==> xenon: inputs <==
==> flow/design.v <==
`timescale 1ns / 1ps
module mem32 (
    input Clk,                
    input rst,              
    input wr,         
    input rd,            
    input [3:0] in_add,      
    input [31:0] Data_in_32,  
    output reg [31:0] Data_out_32,  
    output reg valid
);
    reg [7:0] A [0:15];  
    always @(posedge Clk or posedge rst) begin
        if (rst) begin
            Data_out_32 <= 32'b0;
            valid <= 0;
        end else begin
            case ({wr, rd}) 
                2'b10: begin
                    if (in_add <= 12) begin  
                        A[in_add]     <= Data_in_32[7:0];    
                        A[in_add + 1] <= Data_in_32[15:8];   
                        A[in_add + 2] <= Data_in_32[23:16];  
                        A[in_add + 3] <= Data_in_32[31:24];  
                        valid <= 0;
                    end
                end
                2'b01: begin
                    if (in_add <= 12) begin  
                        Data_out_32[7:0]    <= A[in_add];      
                        Data_out_32[15:8]   <= A[in_add + 1];  
                        Data_out_32[23:16]  <= A[in_add + 2];  
                        Data_out_32[31:24]  <= A[in_add + 3]; 
                        valid <= 1; 
                    end else begin
                        Data_out_32 <= 32'b0; 
                        valid <= 0; 
                    end
                end
                default: begin
                    Data_out_32 <= 32'b0;  
                    valid <= 0;
                end
            endcase
        end
    end
endmodule
==> flow/run.sh <==
#!/bin/bash
# the make line also repeats each setting of config.mk as NAME=value (left out here)
make -C /OpenROAD-flow-scripts/flow DESIGN_CONFIG=/design/flow/config.mk WORK_HOME=/design/flow/orfs CLKGATE_MAP_FILE= finish
==> flow/config.mk <==
export PLATFORM = sky130hd
export DESIGN_NAME = mem32
export DESIGN_NICKNAME = mem32
export VERILOG_FILES = /design/flow/design.v
export SDC_FILE = /design/flow/constraint.sdc
export NUM_CORES = 4
export LEC_CHECK = 0
export CAP_MARGIN = 20
export CORE_MARGIN = 2
export CORE_UTILIZATION = 72
export CTS_CLUSTER_DIAMETER = 353
export CTS_CLUSTER_SIZE = 60
export PLACE_DENSITY = 0.35
export SETUP_SLACK_MARGIN = 0.57
export SLEW_MARGIN = 20
export TNS_END_PERCENT = 5
==> flow/constraint.sdc <==
create_clock -name core_clock -period 1.92 [get_ports {Clk}]
set_input_delay 0.3840 -clock core_clock [delete_from_list [all_inputs] [get_ports {Clk}]]
set_output_delay 0.3840 -clock core_clock [all_outputs]
set_load 0.01 [all_outputs]
==> lagoon (differences from xenon) <==
ABC_AREA = 0   (was unset)
CELL_PAD_IN_SITES_DETAIL_PLACEMENT = 1   (was unset)
CELL_PAD_IN_SITES_GLOBAL_PLACEMENT = 1   (was unset)
CORE_ASPECT_RATIO = 0.76   (was unset)
CORE_MARGIN = 6   (was 2)
CORE_UTILIZATION = 40   (was 72)
CTS_CLUSTER_DIAMETER = 197   (was 353)
CTS_CLUSTER_SIZE = unset   (was 60)
MAX_ROUTING_LAYER = met4   (was unset)
PLACE_DENSITY = unset   (was 0.35)
PLACE_DENSITY_LB_ADDON = 0.29   (was unset)
SETUP_SLACK_MARGIN = unset   (was 0.57)
SLEW_MARGIN = 5   (was 20)
TNS_END_PERCENT = 45   (was 5)
==> flow/constraint.sdc (replaced) <==
create_clock -name core_clock -period 5.0 [get_ports {Clk}]
set_input_delay 1.0000 -clock core_clock [delete_from_list [all_inputs] [get_ports {Clk}]]
set_output_delay 1.0000 -clock core_clock [all_outputs]
set_load 0.01 [all_outputs]
==> results <==
xenon died in clock tree synthesis (4_1_cts) with DPL-0038. lagoon produced a clean layout. In area after synthesis, xenon and lagoon do not differ. In synthesized cell count, lagoon and xenon do not differ. Of lagoon and xenon, lagoon has the higher die size (gap 93%, measured against xenon).

==> trial 32 <==
RTL: the design.v shown in full above, as it stands there.
clock: 3.59 ns
lec_check: 0
abc_area: 1
cap_margin: 5
cell_pad_in_sites_global_placement: 1
core_aspect_ratio: 1.5
core_margin: 2
core_utilization: 21
cts_cluster_diameter: 79
cts_cluster_size: 30
gpl_timing_driven: 0
hold_slack_margin: 0.03
max_routing_layer: met5
min_routing_layer: met2
place_density_lb_addon: 0.07
slew_margin: 20
tns_end_percent: 95
run.sh (not shown) runs the stock make flow with config.mk's settings and CLKGATE_MAP_FILE=.
==> build 28 (differences from trial 32) <==
==> flow/config.mk (replaced) <==
export PLATFORM = sky130hd
export DESIGN_NAME = mem32
export DESIGN_NICKNAME = mem32
export VERILOG_FILES = /design/flow/design.v
export SDC_FILE = /design/flow/constraint.sdc
export NUM_CORES = 4
export LEC_CHECK = 0
export CAP_MARGIN = 20
export CORE_ASPECT_RATIO = 0.52
export CORE_MARGIN = 2
export CORE_UTILIZATION = 40
export CTS_CLUSTER_SIZE = 86
export GPL_ROUTABILITY_DRIVEN = 0
export MIN_ROUTING_LAYER = met2
export SLEW_MARGIN = 10
export TNS_END_PERCENT = 90
==> flow/constraint.sdc (replaced) <==
create_clock -name core_clock -period 3.48 [get_ports {Clk}]
set_input_delay 0.6960 -clock core_clock [delete_from_list [all_inputs] [get_ports {Clk}]]
set_output_delay 0.6960 -clock core_clock [all_outputs]
set_load 0.01 [all_outputs]
==> qor summary <==
| item | trial 32 | build 28 |
|---|---|---|
| Fraction of the mapped netlist area in simple logic gates | 31.8% | 18.0% |
| Chip area in the Yosys report | 13200 µm² | 14000 µm² |
| Fraction of the yosys area taken by sequential cells | 35.3% | 33.3% |
| Horizontal die dimension | 209 µm | 264 µm |
| Standard-cell row count | 112 | 49 |
| Total cells reported by yosys after synthesis | 2030 | 1646 |
| Xor/xnor share of the synthesized area | 0.132% | 0.178% |
| Mux contribution to synthesized area | 0% | 13.2% |
| Quantity of gates resized following cts | 35 | 0 |
| Area fraction in full adders, half adders and majority gates | 0.189% | 0.178% |
| Number of cells in the design after placement | 2891 | 2154 |
| Status | finished with violations | did not finish |
| Failing step | - | global routing (5_1_grt) |
| Violated checks | setup timing | - |
| Number of distinct library cells after synthesis | 37 | 86 |
| Setup WS pre-CTS | -1.14 ns | 0.191 ns |
| Post-DP HPWL | 94200 µm | 58800 µm |
| Vertical die dimension | 311 µm | 139 µm |
| Instance area after placement | 14900 µm² | 15900 µm² |
| Post-Synthesis Net Count | 2072 | 1688 |
| Number of buffers inserted by post-CTS setup repair | 1 | 0 |
| Area share, top type | 29.0% | 27.4% |
| DIE AREA | 65100 µm² | 36700 µm² |

==> inputs of cedar <==
// mem32: RTL as listed in full above, without the edits since
==> flow/config.mk <==
export PLATFORM = sky130hd
export DESIGN_NAME = mem32
export DESIGN_NICKNAME = mem32
export VERILOG_FILES = /design/flow/design.v
export SDC_FILE = /design/flow/constraint.sdc
export NUM_CORES = 4
export LEC_CHECK = 0
export ABC_AREA = 0
export CAP_MARGIN = 20
export CORE_ASPECT_RATIO = 0.85
export CORE_MARGIN = 2
export CORE_UTILIZATION = 72
export CTS_CLUSTER_DIAMETER = 103
export CTS_CLUSTER_SIZE = 83
export HOLD_SLACK_MARGIN = -0.09
export MAX_ROUTING_LAYER = met4
export PLACE_DENSITY = 0.35
export SETUP_SLACK_MARGIN = 0.69
export SLEW_MARGIN = 20
==> flow/constraint.sdc <==
create_clock -name core_clock -period 2.7 [get_ports {Clk}]
set_input_delay 0.5400 -clock core_clock [delete_from_list [all_inputs] [get_ports {Clk}]]
set_output_delay 0.5400 -clock core_clock [all_outputs]
set_load 0.01 [all_outputs]
==> inputs of indigo, as changes to cedar <==
==> flow/config.mk (replaced) <==
export PLATFORM = sky130hd
export DESIGN_NAME = mem32
export DESIGN_NICKNAME = mem32
export VERILOG_FILES = /design/flow/design.v
export SDC_FILE = /design/flow/constraint.sdc
export NUM_CORES = 4
export LEC_CHECK = 0
export CAP_MARGIN = 20
export CELL_PAD_IN_SITES_DETAIL_PLACEMENT = 1
export CORE_MARGIN = 2
export CORE_UTILIZATION = 40
export MAX_ROUTING_LAYER = met4
export SLEW_MARGIN = 5
export TNS_END_PERCENT = 45
==> flow/constraint.sdc (replaced) <==
create_clock -name core_clock -period 5.0 [get_ports {Clk}]
set_input_delay 1.0000 -clock core_clock [delete_from_list [all_inputs] [get_ports {Clk}]]
set_output_delay 1.0000 -clock core_clock [all_outputs]
set_load 0.01 [all_outputs]
==> metrics.csv <==
metric,value,unit
largestPowerGroup,registers,
status,"complete, no violations",
dp_hpwl,65900,um
die_w,191,um
preCtsSetupSlack,0.677,ns
place_area,0.0154,mm^2
core,0.0345,mm^2
rows,68,
post-place-cells,2109,
initial_core_util,40.6,%
die_h,191,um
(the above is from indigo)
==> metrics.csv <==
metric,value,unit
lastStage,clock tree synthesis (4_1_cts),
error,[ERROR DPL-0033] detailed placement checks failed during check placement.,
die_w,155,um
core,0.0193,mm^2
place_area,0.0169,mm^2
status,did not finish,
initial_core_util,72.7,%
(the above is from cedar)

==> v33: inputs <==
// mem32: RTL as listed in full above, without the edits since
clock: 5.0 ns
lec_check: 0
cap_margin: 20
core_aspect_ratio: 1.35
core_margin: 7
core_utilization: 55
cts_cluster_diameter: 330
cts_cluster_size: 98
place_density: 0.36
slew_margin: 20
tns_end_percent: 5
==> v25 (differences from v33) <==
--- a/flow/config.mk
+++ b/flow/config.mk
@@ -7,10 +7,11 @@
 export LEC_CHECK = 0
 export CAP_MARGIN = 20
-export CORE_ASPECT_RATIO = 1.35
-export CORE_MARGIN = 7
+export CORE_ASPECT_RATIO = 1.68
+export CORE_MARGIN = 9
 export CORE_UTILIZATION = 55
 export CTS_CLUSTER_DIAMETER = 330
 export CTS_CLUSTER_SIZE = 98
 export PLACE_DENSITY = 0.36
+export SETUP_SLACK_MARGIN = 0.99
 export SLEW_MARGIN = 20
 export TNS_END_PERCENT = 5
==> v1 (differences from v33) <==
==> flow/config.mk (replaced) <==
export PLATFORM = sky130hd
export DESIGN_NAME = mem32
export DESIGN_NICKNAME = mem32
export VERILOG_FILES = /design/flow/design.v
export SDC_FILE = /design/flow/constraint.sdc
export NUM_CORES = 4
export LEC_CHECK = 0
export ABC_AREA = 1
export CAP_MARGIN = 5
export CELL_PAD_IN_SITES_DETAIL_PLACEMENT = 2
export CELL_PAD_IN_SITES_GLOBAL_PLACEMENT = 1
export CORE_ASPECT_RATIO = 1.5
export CORE_MARGIN = 2
export CORE_UTILIZATION = 21
export CTS_CLUSTER_DIAMETER = 79
export CTS_CLUSTER_SIZE = 30
export GPL_TIMING_DRIVEN = 1
export MAX_ROUTING_LAYER = met5
export MIN_ROUTING_LAYER = met2
export PLACE_DENSITY_LB_ADDON = 0.07
export SETUP_SLACK_MARGIN = 0.19
export SLEW_MARGIN = 20
export TNS_END_PERCENT = 55
==> flow/constraint.sdc (replaced) <==
create_clock -name core_clock -period 2.6 [get_ports {Clk}]
set_input_delay 0.5200 -clock core_clock [delete_from_list [all_inputs] [get_ports {Clk}]]
set_output_delay 0.5200 -clock core_clock [all_outputs]
set_load 0.01 [all_outputs]
==> v32 (differences from v33) <==
==> flow/config.mk (replaced) <==
export PLATFORM = sky130hd
export DESIGN_NAME = mem32
export DESIGN_NICKNAME = mem32
export VERILOG_FILES = /design/flow/design.v
export SDC_FILE = /design/flow/constraint.sdc
export NUM_CORES = 4
export LEC_CHECK = 0
export CAP_MARGIN = 20
export CORE_MARGIN = 2
export CORE_UTILIZATION = 65
export HOLD_SLACK_MARGIN = 0.29
export SETUP_SLACK_MARGIN = -0.15
export SLEW_MARGIN = 20
export TNS_END_PERCENT = 5
==> flow/constraint.sdc (replaced) <==
create_clock -name core_clock -period 2.46 [get_ports {Clk}]
set_input_delay 0.4920 -clock core_clock [delete_from_list [all_inputs] [get_ports {Clk}]]
set_output_delay 0.4920 -clock core_clock [all_outputs]
set_load 0.01 [all_outputs]
==> comparison <==
Of v1 and v33, v1 has the higher non-clock buffer count (gap 348). Clock skew, lowest first: v25, v33, v1. Via count, lowest first: v33, v25, v1. In clock-buffer cell count, v25 and v33 do not differ. Total power: v1 > v33 > v25. Combinational power: v33 < v25 < v1. Synthesized cell count is the same in v25 and v32. Between v1 and v25, the lower first-iteration DRC count is in v25 (gap about 60%, measured against v25). Between v33 and v32, the lower die area is in v32 (gap 33%, measured against v32). Core utilization: v1 < v25 < v33. v33 completed with no timing, DRC or antenna violations. v32 failed in 5_1_grt (GRT-0116). v25 ran to the end with no violations. v1 completed without violations.

==> job 1873 <==
RTL: the design.v shown in full above, as it stands there.
export LEC_CHECK = 0
export CAP_MARGIN = 20
export CORE_MARGIN = 2
export CORE_UTILIZATION = 40
export SLEW_MARGIN = 20
create_clock -name core_clock -period 4.06 [get_ports {Clk}]
==> job 4606 (differences from job 1873) <==
Settings changed: CAP_MARGIN 20 to 5, CORE_ASPECT_RATIO set to 1.5, CORE_UTILIZATION 40 to 21, CTS_CLUSTER_DIAMETER set to 79, CTS_CLUSTER_SIZE set to 30, MAX_ROUTING_LAYER set to met4, MIN_ROUTING_LAYER set to met2, PLACE_DENSITY_LB_ADDON set to 0.07, TNS_END_PERCENT set to 45.
==> flow/constraint.sdc (replaced) <==
create_clock -name core_clock -period 3.59 [get_ports {Clk}]
set_input_delay 0.7180 -clock core_clock [delete_from_list [all_inputs] [get_ports {Clk}]]
set_output_delay 0.7180 -clock core_clock [all_outputs]
set_load 0.01 [all_outputs]
==> qor summary <==
metric	job 4606	job 1873
Transition time at the pin with the least slew margin	1.22 ns	1.20 ns
Initial Util	21.1%	40.6%
Total routed wirelength	123000 µm	89200 µm
Worst skew pair latency	0.56 ns	0.46 ns
Layout net count	1855	1734
Required time at the worst-slack endpoint	4.00 ns	4.40 ns
Post-route setup slack	0.292 ns	0.756 ns
Clock buf/inv share	3.11%	3.77%
Run status	timing/DRC/antenna clean	timing/DRC/antenna clean
Cell type of the slowest stage on the worst timing path	sky130_fd_sc_hd__a2111oi_1	sky130_fd_sc_hd__a2111oi_0
Number of global-route vias before repair	23800	14900
Number of tapcells	885	455
Hold Slack	0.484 ns	0.480 ns
Max transition margin	18.7%	20.0%
Die ar.	68900 µm²	36600 µm²
Switching Power	0.00253 W	0.00180 W
Met2 track demand over resource	61.8%	68.5%
Clock transition at the registers of the reported paths	0.09 ns	0.07 ns
Total combinational power	0.00202 W	0.00145 W
Power in the clock group	0.00203 W	0.00179 W
Inserted Diodes	22	3
Comb power frac	32.0%	27.9%
Pre-CTS setup slack	-0.144 ns	0.325 ns
Core Rows	116	68
Die extent in x	215 µm	191 µm

==> 09-15: inputs <==
// mem32: RTL as listed in full above, without the edits since
make LEC_CHECK=0 ABC_AREA=1 CAP_MARGIN=20 CORE_MARGIN=7 CORE_UTILIZATION=40 CTS_CLUSTER_DIAMETER=250 CTS_CLUSTER_SIZE=61 PLACE_DENSITY=0.36 SETUP_SLACK_MARGIN=0.99 SLEW_MARGIN=20 TNS_END_PERCENT=15 finish   # period 5.0 ns
==> inputs of 03-06, as changes to 09-15 <==
ABC_AREA = default   (was 1)
CORE_MARGIN = 2   (was 7)
CORE_UTILIZATION = 70   (was 40)
CTS_CLUSTER_DIAMETER = default   (was 250)
CTS_CLUSTER_SIZE = 60   (was 61)
PLACE_DENSITY = default   (was 0.36)
SETUP_SLACK_MARGIN = default   (was 0.99)
TNS_END_PERCENT = default   (was 15)
==> flow/constraint.sdc (replaced) <==
create_clock -name core_clock -period 2.02 [get_ports {Clk}]
set_input_delay 0.4040 -clock core_clock [delete_from_list [all_inputs] [get_ports {Clk}]]
set_output_delay 0.4040 -clock core_clock [all_outputs]
set_load 0.01 [all_outputs]
==> inputs of 05-18, as changes to 09-15 <==
ABC_AREA = default   (was 1)
CORE_MARGIN = 2   (was 7)
CORE_UTILIZATION = 21   (was 40)
CTS_CLUSTER_DIAMETER = default   (was 250)
CTS_CLUSTER_SIZE = default   (was 61)
PLACE_DENSITY = default   (was 0.36)
SETUP_SLACK_MARGIN = default   (was 0.99)
TNS_END_PERCENT = default   (was 15)
==> flow/constraint.sdc (replaced) <==
create_clock -name core_clock -period 4.06 [get_ports {Clk}]
set_input_delay 0.8120 -clock core_clock [delete_from_list [all_inputs] [get_ports {Clk}]]
set_output_delay 0.8120 -clock core_clock [all_outputs]
set_load 0.01 [all_outputs]
==> results.ini <==
[outcome]
result_of_the_run=complete, no violations

[route]
detail_route.vias_per_cell=6.64
route.antenna.diode_count=4
routed_wire_length_per_instance_um=32.7
drt_pre_antenna_iters=8

[floorplanning]
well_tap_count=442

[global_routing]
antenna_violations_before_repair=2
wire_length_of_the_first_global_routing_pass_um=115000

[worst_setup_path]
timing.setup.critical_path_class=primary input to flip-flop
endpoint=A[13][1]$_DFFE_PP_
critPathRequiredTime_ps=5090

[placed_design]
dp.final_hpwl_um=61000

[power]
netSwitchingFraction_pct=34.9
switchingPower_w=0.00133

[yosys]
yosys-top-cells-area=sky130_fd_sc_hd__edfxtp_1 (29%), sky130_fd_sc_hd__nand2_1 (16%), sky130_fd_sc_hd__o21ai_0 (9.0%)
yosysCellCount=2030

[clock_network]
post_cts.repair.setup_buffers=0

[final_layout]
comb_area_share_pct=48.5

the above is filed under 09-15

==> results.ini <==
[outcome]
result_of_the_run=aborted with a tool error
stop_stage=clock tree synthesis (4_1_cts)
error=[ERROR DPL-0038] Utilization greater than 100%, impossible to legalize

[yosys]
post_synth_num_cell_types=86
ys_sh_aoi_pct=29.1
yosysCellCount=1646
netlist_area_um2=14000
yosys-top-cells-area=sky130_fd_sc_hd__edfxtp_1 (27%), sky130_fd_sc_hd__mux2i_1 (10%), sky130_fd_sc_hd__dfrtp_1 (5.9%)
netlist.area_leader.share_pct=27.4

[placed_design]
dpl_cell_area_um2=18500
dp.final_hpwl_um=61700

the above is filed under 03-06

==> results.ini <==
[global_routing]
antenna_violations_before_repair=6

[outcome]
result_of_the_run=complete, no violations

[route]
detail_route.vias_per_cell=6.24
drt_pre_antenna_iters=7

[worst_setup_path]
timing.setup.critical_path_class=primary input to flip-flop

[yosys]
yosysCellCount=1646
yosys-top-cells-area=sky130_fd_sc_hd__edfxtp_1 (27%), sky130_fd_sc_hd__mux2i_1 (10%), sky130_fd_sc_hd__dfrtp_1 (5.9%)

[final_layout]
comb_area_share_pct=51.0

[clock_network]
post_cts.repair.setup_buffers=0

[power]
netSwitchingFraction_pct=36.3
switchingPower_w=0.00190

the above is filed under 05-18

Power and IR drop assume default switching activity.
